Design iir_variable_filter, start of the top module:
module iir_variable_filter
#(
    parameter DATA_IN_WIDTH  = 16,
    parameter DATA_OUT_WIDTH = 32,
    parameter TAP_WIDTH      = 16,
    parameter FF_TAP_COUNT   = 4,
    parameter FB_TAP_COUNT   = 3,
    parameter NUM_LP_FILTERS = 20
)
(
    input  wire                               clk,
    input  wire                               reset_n,
    input  wire        [8:0]                  filter_index,
    input  wire signed [DATA_IN_WIDTH-1:0]    data_in,
    output wire signed [DATA_OUT_WIDTH-1:0]   data_out
);
==> flow/config.mk <==
export PLATFORM = sky130hd
export DESIGN_NAME = iir_variable_filter
export DESIGN_NICKNAME = iir_variable_filter
export VERILOG_FILES = /design/flow/design.v
export SDC_FILE = /design/flow/constraint.sdc
export NUM_CORES = 4
export LEC_CHECK = 0
export CAP_MARGIN = 20
export CORE_ASPECT_RATIO = 0.5
export CORE_MARGIN = 4
export CORE_UTILIZATION = 63
export CTS_CLUSTER_DIAMETER = 393
export CTS_CLUSTER_SIZE = 98
export SLEW_MARGIN = 20
export TNS_END_PERCENT = 40
==> flow/constraint.sdc <==
create_clock -name core_clock -period 15.0 [get_ports {clk}]
set_input_delay 3.0000 -clock core_clock [delete_from_list [all_inputs] [get_ports {clk}]]
set_output_delay 3.0000 -clock core_clock [all_outputs]
set_load 0.01 [all_outputs]
run.sh (not shown) runs the stock make flow with config.mk's settings and CLKGATE_MAP_FILE=.
Edit:
- CORE_ASPECT_RATIO: 0.5 -> default
- CORE_MARGIN: 4 -> 2
- CORE_UTILIZATION: 63 -> 64
- CTS_CLUSTER_DIAMETER: 393 -> default
- CTS_CLUSTER_SIZE: 98 -> default
- TNS_END_PERCENT: 40 -> default
- clock period: 15.0 -> 4.77 ns (I/O delays scaled with it)
Now the flow ran to the end with violations: setup timing.
Area after synthesis is unchanged.
Cell area rises by 7.9%.
Sequential cell count is unchanged.

---

iir_variable_filter again, from the RTL that the note above started with.
## iir_variable_filter
module iir_variable_filter
#(
    parameter DATA_IN_WIDTH  = 16,
    parameter DATA_OUT_WIDTH = 32,
    parameter TAP_WIDTH      = 16,
    parameter FF_TAP_COUNT   = 4,
    parameter FB_TAP_COUNT   = 3,
    parameter NUM_LP_FILTERS = 20
)
(
    input  wire                               clk,
    input  wire                               reset_n,
    input  wire        [8:0]                  filter_index,
    input  wire signed [DATA_IN_WIDTH-1:0]    data_in,
    output wire signed [DATA_OUT_WIDTH-1:0]   data_out
);
==> flow/config.mk <==
export PLATFORM = sky130hd
export DESIGN_NAME = iir_variable_filter
export DESIGN_NICKNAME = iir_variable_filter
export VERILOG_FILES = /design/flow/design.v
export SDC_FILE = /design/flow/constraint.sdc
export NUM_CORES = 4
export LEC_CHECK = 0
export ABC_AREA = 1
export CAP_MARGIN = 10
export CORE_ASPECT_RATIO = 1.11
export CORE_MARGIN = 2
export CORE_UTILIZATION = 72
export CTS_CLUSTER_SIZE = 10
export SLEW_MARGIN = 20
export TNS_END_PERCENT = 10
==> flow/constraint.sdc <==
create_clock -name core_clock -period 8.34 [get_ports {clk}]
set_input_delay 1.6680 -clock core_clock [delete_from_list [all_inputs] [get_ports {clk}]]
set_output_delay 1.6680 -clock core_clock [all_outputs]
set_load 0.01 [all_outputs]
The baseline ran to the end with violations: negative setup slack.
Edit:
- ABC_AREA: 1 -> unset
- CAP_MARGIN: 10 -> 20
- CORE_ASPECT_RATIO: 1.11 -> unset
- CORE_UTILIZATION: 72 -> 68
- CTS_CLUSTER_SIZE: 10 -> unset
- TNS_END_PERCENT: 10 -> unset
- clock period: 8.34 -> 6.81 ns (I/O delays scaled with it)
Effect:
- The changed run completed and failed the layout checks on negative setup slack
- cell area hardly moves
- first-iteration DRC count is lower by 39%
- setup slack loses 1.7 ns
Edit:
- CORE_UTILIZATION: 68 -> 71
- HOLD_SLACK_MARGIN: unset -> -0.09
- clock period: 6.81 -> 12.5 ns (I/O delays scaled with it)
=> The new run finished but failed the layout checks on negative setup slack. Cell area is lower by 3.6%. Worst setup slack improves by 4.5 ns. Worst hold slack got worse by 0.065 ns. Via count is lower by 0.70%. First-iteration DRC count went up by 6.7%.
Edit:
- CORE_UTILIZATION: 71 -> 51
- HOLD_SLACK_MARGIN: -0.09 -> unset
- clock period: 12.5 -> 4.77 ns (I/O delays scaled with it)
=>
- The changed run completed and failed the layout checks on negative setup slack
- die area rises by 39%
- area after synthesis does not change
- clock skew goes up by 0.020 ns
- routed wire length is higher by 2.6%
Edit:
- ABC_AREA: unset -> 1
- CTS_CLUSTER_SIZE: unset -> 95
- clock period: 4.77 -> 3.02 ns (I/O delays scaled with it)
After rerunning: The new run produced a layout that fails on negative setup slack; non-clock buffer count is higher by 143; wire length rises by 15%; design area goes up by 0.56%; synthesized area went down by 0.62%; first-iteration DRC count came out higher by 52%; register-to-register slack gets worse by 1.2 ns; sequential share of layout area barely changes; clock-buffer cell count falls by 1; cell count grows by 7.3%; global-route usage came out higher by 5.7 points.
Edit:
- ABC_AREA: 1 -> unset
- CORE_UTILIZATION: 51 -> 72
- CTS_CLUSTER_SIZE: 95 -> unset
- SETUP_SLACK_MARGIN: unset -> -0.9
- clock period: 3.02 -> 9.66 ns (I/O delays scaled with it)
The new run produced a layout that fails on negative setup slack.
Critical path depth falls by 11.
Worst setup slack improved by 4.3 ns.
Wire length falls by roughly a tenth.
Cell count falls by roughly a tenth.
Via count falls by a few percent.
Global-route usage rises by 9.3 points.
Register-to-register slack improved by 5.7 ns.

---

v30:
Starting RTL as in the previous note.
export LEC_CHECK = 0
export CAP_MARGIN = 20
export CORE_MARGIN = 2
export CORE_UTILIZATION = 40
export SLEW_MARGIN = 20
create_clock -name core_clock -period 24.5 [get_ports {clk}]
#### Input delta (v9 over v30)
- a change of CORE_UTILIZATION from 40 to 60
- a change of the clock period (ns, I/O delays scaled along) from 24.5 to 14.7
--- outcome ---
Diff v30..v9 | number of clock buffers inserted by TritonCTS | unchanged
Comparing the two runs side by side, v9 comes out ahead of v30 on headroom to the max-slew limit.
Number of antenna violations at the first check in global routing (higher): v30
Summary — layout-stage area growth over the synthesis result, v9 relative to v30: higher, by 4.3 points.
Against v30, v9 reports a number of clock buffers in the layout that is lower.
Number of logic stages on the critical path including buffering (higher): v9
In the metrics for v9 and v30, the one carrying the higher fraction of standard cell area that is sequential is v30.
Against v30, v9 comes in 20 points higher on final critical-path share of the clock period.
Inputs modified between v9 and v20:
- changing CORE_UTILIZATION from 60 to 9
- changing the clock period (ns, I/O delays scaled along) from 14.7 to 16.0
[summary]
Via-per-instance ratio: v20 lower than v9
v20 vs. v9: clock latency reported for the late side of the worst-skew pair held.
In the tables for v9 and v20, mean routed wirelength per cell reads higher with v9.
Delta (v20 minus v9): final cell count picked up an extra 89%.
Delta (v20 minus v9): overall overflow remaining after global route was more or less identical; final area went up by 0.0083 mm2; area growth from synthesis to layout went up by 11 points; critical path depth went up by 3; register area was more or less identical.

---

try-indigo:
Starting RTL as in the previous note.
==> flow/design.v (excerpt) <==
module iir_variable_filter
#(
    parameter DATA_IN_WIDTH  = 16,
    parameter DATA_OUT_WIDTH = 32,
    parameter TAP_WIDTH      = 16,
    parameter FF_TAP_COUNT   = 4,
    parameter FB_TAP_COUNT   = 3,
    parameter NUM_LP_FILTERS = 20
)
(
    input  wire                               clk,
    input  wire                               reset_n,
    input  wire        [8:0]                  filter_index,
    input  wire signed [DATA_IN_WIDTH-1:0]    data_in,
    output wire signed [DATA_OUT_WIDTH-1:0]   data_out
);
clock: 10.8 ns
lec_check: 0
cap_margin: 20
core_margin: 6
core_utilization: 71
cts_cluster_size: 37
gpl_timing_driven: 1
hold_slack_margin: 0.24
max_routing_layer: met4
min_routing_layer: met1
place_density_lb_addon: 0.0
setup_slack_margin: 2.12
slew_margin: 5
tns_end_percent: 25
try-indigo finished all stages; however, its layout fails the closing checks, the failures being negative setup slack.
Here is what was changed in the inputs of try-raven compared with try-indigo.
# try-indigo
export LEC_CHECK = 0
export CAP_MARGIN = 20
export CORE_MARGIN = 6
export CORE_UTILIZATION = 71
export CTS_CLUSTER_SIZE = 37
export GPL_TIMING_DRIVEN = 1
export HOLD_SLACK_MARGIN = 0.24
export MAX_ROUTING_LAYER = met4
export MIN_ROUTING_LAYER = met1
export PLACE_DENSITY_LB_ADDON = 0.0
export SETUP_SLACK_MARGIN = 2.12
export SLEW_MARGIN = 5
export TNS_END_PERCENT = 25
create_clock -name core_clock -period 10.8 [get_ports {clk}]
# try-raven
export LEC_CHECK = 0
export CAP_MARGIN = 40
export CORE_ASPECT_RATIO = 0.5
export CORE_MARGIN = 6
export CORE_UTILIZATION = 58
export CTS_CLUSTER_DIAMETER = 168
export CTS_CLUSTER_SIZE = 98
export GPL_ROUTABILITY_DRIVEN = 0
export GPL_TIMING_DRIVEN = 1
export HOLD_SLACK_MARGIN = 0.24
export MAX_ROUTING_LAYER = met4
export MIN_ROUTING_LAYER = met1
export SLEW_MARGIN = 5
export TNS_END_PERCENT = 10
create_clock -name core_clock -period 16.8 [get_ports {clk}]
### Flow results
The sole clean run among try-indigo and try-raven is try-raven.
try-indigo had finished all stages when the layout checks came back failing, citing negative setup slack.
In try-raven the pin count of the biggest net entering global routing turned out about 20% lower than in try-indigo.
Number of non-clock buffers was higher in try-indigo than in try-raven.
The via count in try-raven is 0.903 times that in try-indigo.
[try-raven] largest stage delay on the critical path fell 50 ps relative to try-indigo
try-raven against try-indigo: summed area of non-filler cells in the final layout moved down, area added between synthesis and finish has decreased.
Comparing iteration tally of the first detailed-router pass for try-indigo and try-raven, the bigger number came from try-raven.
Summary of the comparison: worst slew slack as a fraction of its limit is higher in try-raven, relative to try-indigo.
[inputs] try-onyx vs try-raven
# try-raven
export LEC_CHECK = 0
export CAP_MARGIN = 40
export CORE_ASPECT_RATIO = 0.5
export CORE_MARGIN = 6
export CORE_UTILIZATION = 58
export CTS_CLUSTER_DIAMETER = 168
export CTS_CLUSTER_SIZE = 98
export GPL_ROUTABILITY_DRIVEN = 0
export GPL_TIMING_DRIVEN = 1
export HOLD_SLACK_MARGIN = 0.24
export MAX_ROUTING_LAYER = met4
export MIN_ROUTING_LAYER = met1
export SLEW_MARGIN = 5
export TNS_END_PERCENT = 10
create_clock -name core_clock -period 16.8 [get_ports {clk}]
# try-onyx
export LEC_CHECK = 0
export CAP_MARGIN = 20
export CORE_ASPECT_RATIO = 0.5
export CORE_MARGIN = 4
export CORE_UTILIZATION = 63
export CTS_CLUSTER_DIAMETER = 393
export CTS_CLUSTER_SIZE = 98
export GPL_ROUTABILITY_DRIVEN = 0
export SLEW_MARGIN = 20
export TNS_END_PERCENT = 5
create_clock -name core_clock -period 15.0 [get_ports {clk}]
### Flow results
try-onyx finished every step from synthesis to the final layout, and the layout passed the timing, design-rule and antenna checks.
Relative to try-raven, area growth from synthesis to layout has gone up in try-onyx.
Where via count is concerned, try-raven is better than try-onyx.
Compared try-onyx vs try-raven, and largest net degree at the start of global routing is up in try-onyx.
From try-raven to try-onyx the numbers moved as follows: routed wire length now smaller, number of nets in the final layout now larger, number of non-clock buffers now larger, layout filler cell count now smaller.
Setup slack in try-onyx is smaller than in try-raven.
On global-route wire length before repair, try-raven and try-onyx are basically level.
Changes in try-zinc relative to try-onyx:
# try-onyx
export LEC_CHECK = 0
export CAP_MARGIN = 20
export CORE_ASPECT_RATIO = 0.5
export CORE_MARGIN = 4
export CORE_UTILIZATION = 63
export CTS_CLUSTER_DIAMETER = 393
export CTS_CLUSTER_SIZE = 98
export GPL_ROUTABILITY_DRIVEN = 0
export SLEW_MARGIN = 20
export TNS_END_PERCENT = 5
create_clock -name core_clock -period 15.0 [get_ports {clk}]
# try-zinc
export LEC_CHECK = 0
export CAP_MARGIN = 20
export CORE_MARGIN = 2
export CORE_UTILIZATION = 65
export SLEW_MARGIN = 20
create_clock -name core_clock -period 16.0 [get_ports {clk}]
--- outcome ---
- try-zinc: no failed stages, no open violations at the end
- Compared with try-onyx, try-zinc shows count of clock-buffer cells in the layout lower by 3.
- Xor and xnor area share after synthesis came out exactly the same in try-onyx and try-zinc.
- In the reports for try-onyx and try-zinc, the larger clock network latency to the later pin of the worst-skew pair belongs to try-zinc.
